== v36 ==
==> flow/design.v <==
`default_nettype none
module organ_tone (
    input  logic        clk,
    input  logic        rst,
    input  logic [3:0]  SW,
    output logic        tone,
    output logic [15:0] lcd_freq
);
logic newclock;  
logic reset;  
logic [31:0]d;  
logic [31:0]desiredfreq;  
logic [23:0] LcdDisplay;  
logic [31:0] ScopeInfoB;  
getdesiredfreq getfreq (.clk(clk), .SW(SW[3:1]),.desiredfreq(desiredfreq),
.LcdDisplay(LcdDisplay),.LcdinfoDisplay(lcd_freq),.ScopeInfoB(ScopeInfoB));
counter counter1(.clk(clk), .reset(reset | rst), .Q(d));
clockdiv clockdiv1(.d(d),.desiredfreq(desiredfreq),.clk(clk),.rst(rst),.reset(reset),.newclock(newclock));
mux2 mux (.a(newclock), .b(1'b0),.sel(SW[0]),.out(tone));
endmodule
module counter(input logic clk, input logic reset, output logic [31:0] Q);
always_ff @ (posedge (clk))
begin 
	if (reset)
		begin
		Q<=32'b1;
		end
	else
		Q<=Q+32'b1;
end
endmodule
module clockdiv (input logic [31:0] d,input logic [31:0] desiredfreq,input logic clk, input logic rst, output logic reset, output logic newclock);
always_ff @ (posedge (clk))
begin
	if (rst)
		begin
		newclock<=1'b0;
		reset<=1'b0;
		end
	else if (d==((32'd25000000/(desiredfreq))-32'd1))
		begin
		newclock<=1'b1;
		end
	else if (d>=((32'd50000000/(desiredfreq))-32'b1))
		begin
		newclock<=1'b0;
		reset<=1'b1;
		end
	else
		begin
		newclock<= newclock;
		reset<=1'b0;
		end
end
endmodule
module getdesiredfreq (
input logic clk, 
input logic [2:0] SW,
output logic [31:0] desiredfreq, 
output logic [23:0] LcdDisplay,
output logic [15:0] LcdinfoDisplay,
output logic [31:0] ScopeInfoB);
parameter character_0 =8'h30;
parameter character_1 =8'h31;
parameter character_2 =8'h32;
parameter character_3 =8'h33;
parameter character_4 =8'h34;
parameter character_5 =8'h35;
parameter character_6 =8'h36;
parameter character_7 =8'h37;
parameter character_8 =8'h38;
parameter character_9 =8'h39;
parameter character_A =8'h41;
parameter character_B =8'h42;
parameter character_C =8'h43;
parameter character_D =8'h44;
parameter character_E =8'h45;
parameter character_F =8'h46;
parameter character_G =8'h47;
parameter character_H =8'h48;
parameter character_I =8'h49;
parameter character_J =8'h4A;
parameter character_K =8'h4B;
parameter character_L =8'h4C;
parameter character_M =8'h4D;
parameter character_N =8'h4E;
parameter character_O =8'h4F;
parameter character_P =8'h50;
parameter character_Q =8'h51;
parameter character_R =8'h52;
parameter character_S =8'h53;
parameter character_T =8'h54;
parameter character_U =8'h55;
parameter character_V =8'h56;
parameter character_W =8'h57;
parameter character_X =8'h58;
parameter character_Y =8'h59;
parameter character_Z =8'h5A;
parameter character_lowercase_a= 8'h61;
parameter character_lowercase_b= 8'h62;
parameter character_lowercase_c= 8'h63;
parameter character_lowercase_d= 8'h64;
parameter character_lowercase_e= 8'h65;
parameter character_lowercase_f= 8'h66;
parameter character_lowercase_g= 8'h67;
parameter character_lowercase_h= 8'h68;
parameter character_lowercase_i= 8'h69;
parameter character_lowercase_j= 8'h6A;
parameter character_lowercase_k= 8'h6B;
parameter character_lowercase_l= 8'h6C;
parameter character_lowercase_m= 8'h6D;
parameter character_lowercase_n= 8'h6E;
parameter character_lowercase_o= 8'h6F;
parameter character_lowercase_p= 8'h70;
parameter character_lowercase_q= 8'h71;
parameter character_lowercase_r= 8'h72;
parameter character_lowercase_s= 8'h73;
parameter character_lowercase_t= 8'h74;
parameter character_lowercase_u= 8'h75;
parameter character_lowercase_v= 8'h76;
parameter character_lowercase_w= 8'h77;
parameter character_lowercase_x= 8'h78;
parameter character_lowercase_y= 8'h79;
parameter character_lowercase_z= 8'h7A;
parameter character_colon = 8'h3A;           
parameter character_stop = 8'h2E;            
parameter character_semi_colon = 8'h3B;    
parameter character_minus = 8'h2D;          
parameter character_divide = 8'h2F;          
parameter character_plus = 8'h2B;           
parameter character_comma = 8'h2C;           
parameter character_less_than = 8'h3C;     
parameter character_greater_than = 8'h3E;  
parameter character_equals = 8'h3D;          
parameter character_question = 8'h3F;       
parameter character_dollar = 8'h24;          
parameter character_space=8'h20;            
parameter character_exclaim=8'h21;           
always_comb
	case(SW[2:0])
	3'b000: 
		begin
		desiredfreq=32'd523; 
		LcdDisplay={character_D,character_O,character_space}; 
		LcdinfoDisplay=16'h0523;
		ScopeInfoB={character_S,character_0,character_0,character_0};
		end
	3'b001: 
		begin 
		desiredfreq=32'd587; 
		LcdDisplay={character_R,character_E,character_space}; 
		LcdinfoDisplay=16'h0587;
		ScopeInfoB={character_S,character_0,character_0,character_1};
		end
	3'b010: 
		begin 
		desiredfreq=32'd659; 
		LcdDisplay={character_M, character_E,character_space}; 
		LcdinfoDisplay=16'h0659;
		ScopeInfoB={character_S,character_0,character_1,character_0};
		end
	3'b011: 
		begin 
		desiredfreq=32'd698; 
		LcdDisplay={character_F, character_A,character_space}; 
		LcdinfoDisplay=16'h0698;
		ScopeInfoB={character_S,character_0,character_1,character_1};
		end
	3'b100: 
		begin 
		desiredfreq=32'd783; 
		LcdDisplay={character_S, character_O,character_space}; 
		LcdinfoDisplay=16'h0783;
		ScopeInfoB={character_S,character_1,character_0,character_0};
		end
	3'b101: 
		begin 
		desiredfreq=32'd880; 
		LcdDisplay={character_L, character_A,character_space}; 
		LcdinfoDisplay=16'h0880;
		ScopeInfoB={character_S,character_1,character_0,character_1};
		end
	3'b110: 
		begin 
		desiredfreq=32'd987; 
		LcdDisplay={character_T, character_I,character_space};
		LcdinfoDisplay=16'h0987;
		ScopeInfoB={character_S,character_1,character_1,character_0};
		end
	3'b111: 
		begin 
		desiredfreq=32'd1046; 
		LcdDisplay={character_D, character_O, character_2};
		LcdinfoDisplay=16'h1046;
		ScopeInfoB={character_S,character_1,character_1,character_1};
		end
	default:
		begin 
		desiredfreq=32'd1000; 
		LcdDisplay={character_N, character_O,character_space};		
		LcdinfoDisplay=16'h1000;
		ScopeInfoB={character_S,character_lowercase_z,character_lowercase_z,character_lowercase_z};
		end 
	endcase
endmodule
module mux2 (input logic a, input logic b, input logic sel, output logic out);
assign out=sel?a:b;
endmodule
Settings: LEC_CHECK=0, ABC_AREA=1, CAP_MARGIN=20, CORE_ASPECT_RATIO=1.03, CORE_MARGIN=2, CORE_UTILIZATION=71, CTS_CLUSTER_SIZE=34, GPL_ROUTABILITY_DRIVEN=1, MAX_ROUTING_LAYER=met5, PLACE_DENSITY_LB_ADDON=0.21, SETUP_SLACK_MARGIN=-2.0, SLEW_MARGIN=20, TNS_END_PERCENT=5; clock period 58.9 ns.
run.sh (not shown) runs the stock make flow with config.mk's settings and CLKGATE_MAP_FILE=.
The flow ended early for v36: it failed with a tool error in global routing.
The inputs of v29 differ from those of v36 as listed below.
# v36
export LEC_CHECK = 0
export ABC_AREA = 1
export CAP_MARGIN = 20
export CORE_ASPECT_RATIO = 1.03
export CORE_MARGIN = 2
export CORE_UTILIZATION = 71
export CTS_CLUSTER_SIZE = 34
export GPL_ROUTABILITY_DRIVEN = 1
export MAX_ROUTING_LAYER = met5
export PLACE_DENSITY_LB_ADDON = 0.21
export SETUP_SLACK_MARGIN = -2.0
export SLEW_MARGIN = 20
export TNS_END_PERCENT = 5
create_clock -name core_clock -period 58.9 [get_ports {clk}]
# v29
export LEC_CHECK = 0
export ABC_AREA = 1
export CAP_MARGIN = 20
export CORE_MARGIN = 2
export CORE_UTILIZATION = 69
export SLEW_MARGIN = 20
create_clock -name core_clock -period 153.0 [get_ports {clk}]
### Flow results
- FAIL v36 @ global routing: tool exited with error
- v29 finished end to end and its layout was clean on timing, DRC and antenna.
- v29 against v36: die boundary height essentially unchanged; area of the core increased 2300 µm²; floorplan core density decreased 2.1 points.
- Reported for v29 and v36, simple-gate share of the synthesized area turned out identical to the last digit.
- Reported for v29 and v36, total number of placement rows turned out identical to the last digit.
- Die area: v29 vs v36 up 2200 µm²
- Number of cells upsized or downsized after cts, v29 and v36: lower on v29
- Against v36, final weighted congestion in routability-driven placement in v29 fell by more than 10%.
- [compare] base=v36 new=v29: number of setup buffers added after CTS dropped 95; yosys stat cell total about even.
--- input diff v29..v57 ---
# v29
export LEC_CHECK = 0
export ABC_AREA = 1
export CAP_MARGIN = 20
export CORE_MARGIN = 2
export CORE_UTILIZATION = 69
export SLEW_MARGIN = 20
create_clock -name core_clock -period 153.0 [get_ports {clk}]
# v57
export LEC_CHECK = 0
export ABC_AREA = 0
export CAP_MARGIN = 20
export CORE_MARGIN = 2
export CORE_UTILIZATION = 71
export SLEW_MARGIN = 20
export TNS_END_PERCENT = 5
create_clock -name core_clock -period 70.5 [get_ports {clk}]
Status(v57) = ERROR, stage = clock tree synthesis
Comparing v57 and v29, routability congestion estimate is lower on v29.
Delta (v57 minus v29): synthesized area per cell now larger, synthesized cell count has decreased, y dimension of the die now smaller, worst setup timing slack at the placement stage fell 65.81 ns, post-detailed-placement cell area shows an increase of about 21%.
Looking at adder-cell area share of the yosys netlist, v57 sits above v29.
Lower simple-gate area share of the yosys netlist among v57 and v29: v57
v29 and v57 ended up with roughly the same synthesis-stage register bit count.
The following lists how v12 was set up differently from v57:
# v57
export LEC_CHECK = 0
export ABC_AREA = 0
export CAP_MARGIN = 20
export CORE_MARGIN = 2
export CORE_UTILIZATION = 71
export SLEW_MARGIN = 20
export TNS_END_PERCENT = 5
create_clock -name core_clock -period 70.5 [get_ports {clk}]
# v12
export LEC_CHECK = 0
export CAP_MARGIN = 20
export CORE_MARGIN = 2
export CORE_UTILIZATION = 40
export SLEW_MARGIN = 20
create_clock -name core_clock -period 100.0 [get_ports {clk}]
## What came out
v12: no failed stages, no open violations at the end. v57 never completed, since it errored out during clock tree synthesis. Comparing v12 against v57, there is no change at all in synthesized instance count. Max vertical die dimension across v57 and v12: v12. In v12 relative to v57, floorplan row count had gone up by more than a quarter. In the metrics for v57 and v12, the one carrying the lower total cell area at the placement stage is v12. Comparing v57 and v12, number of cells after detailed placement is lower on v12.
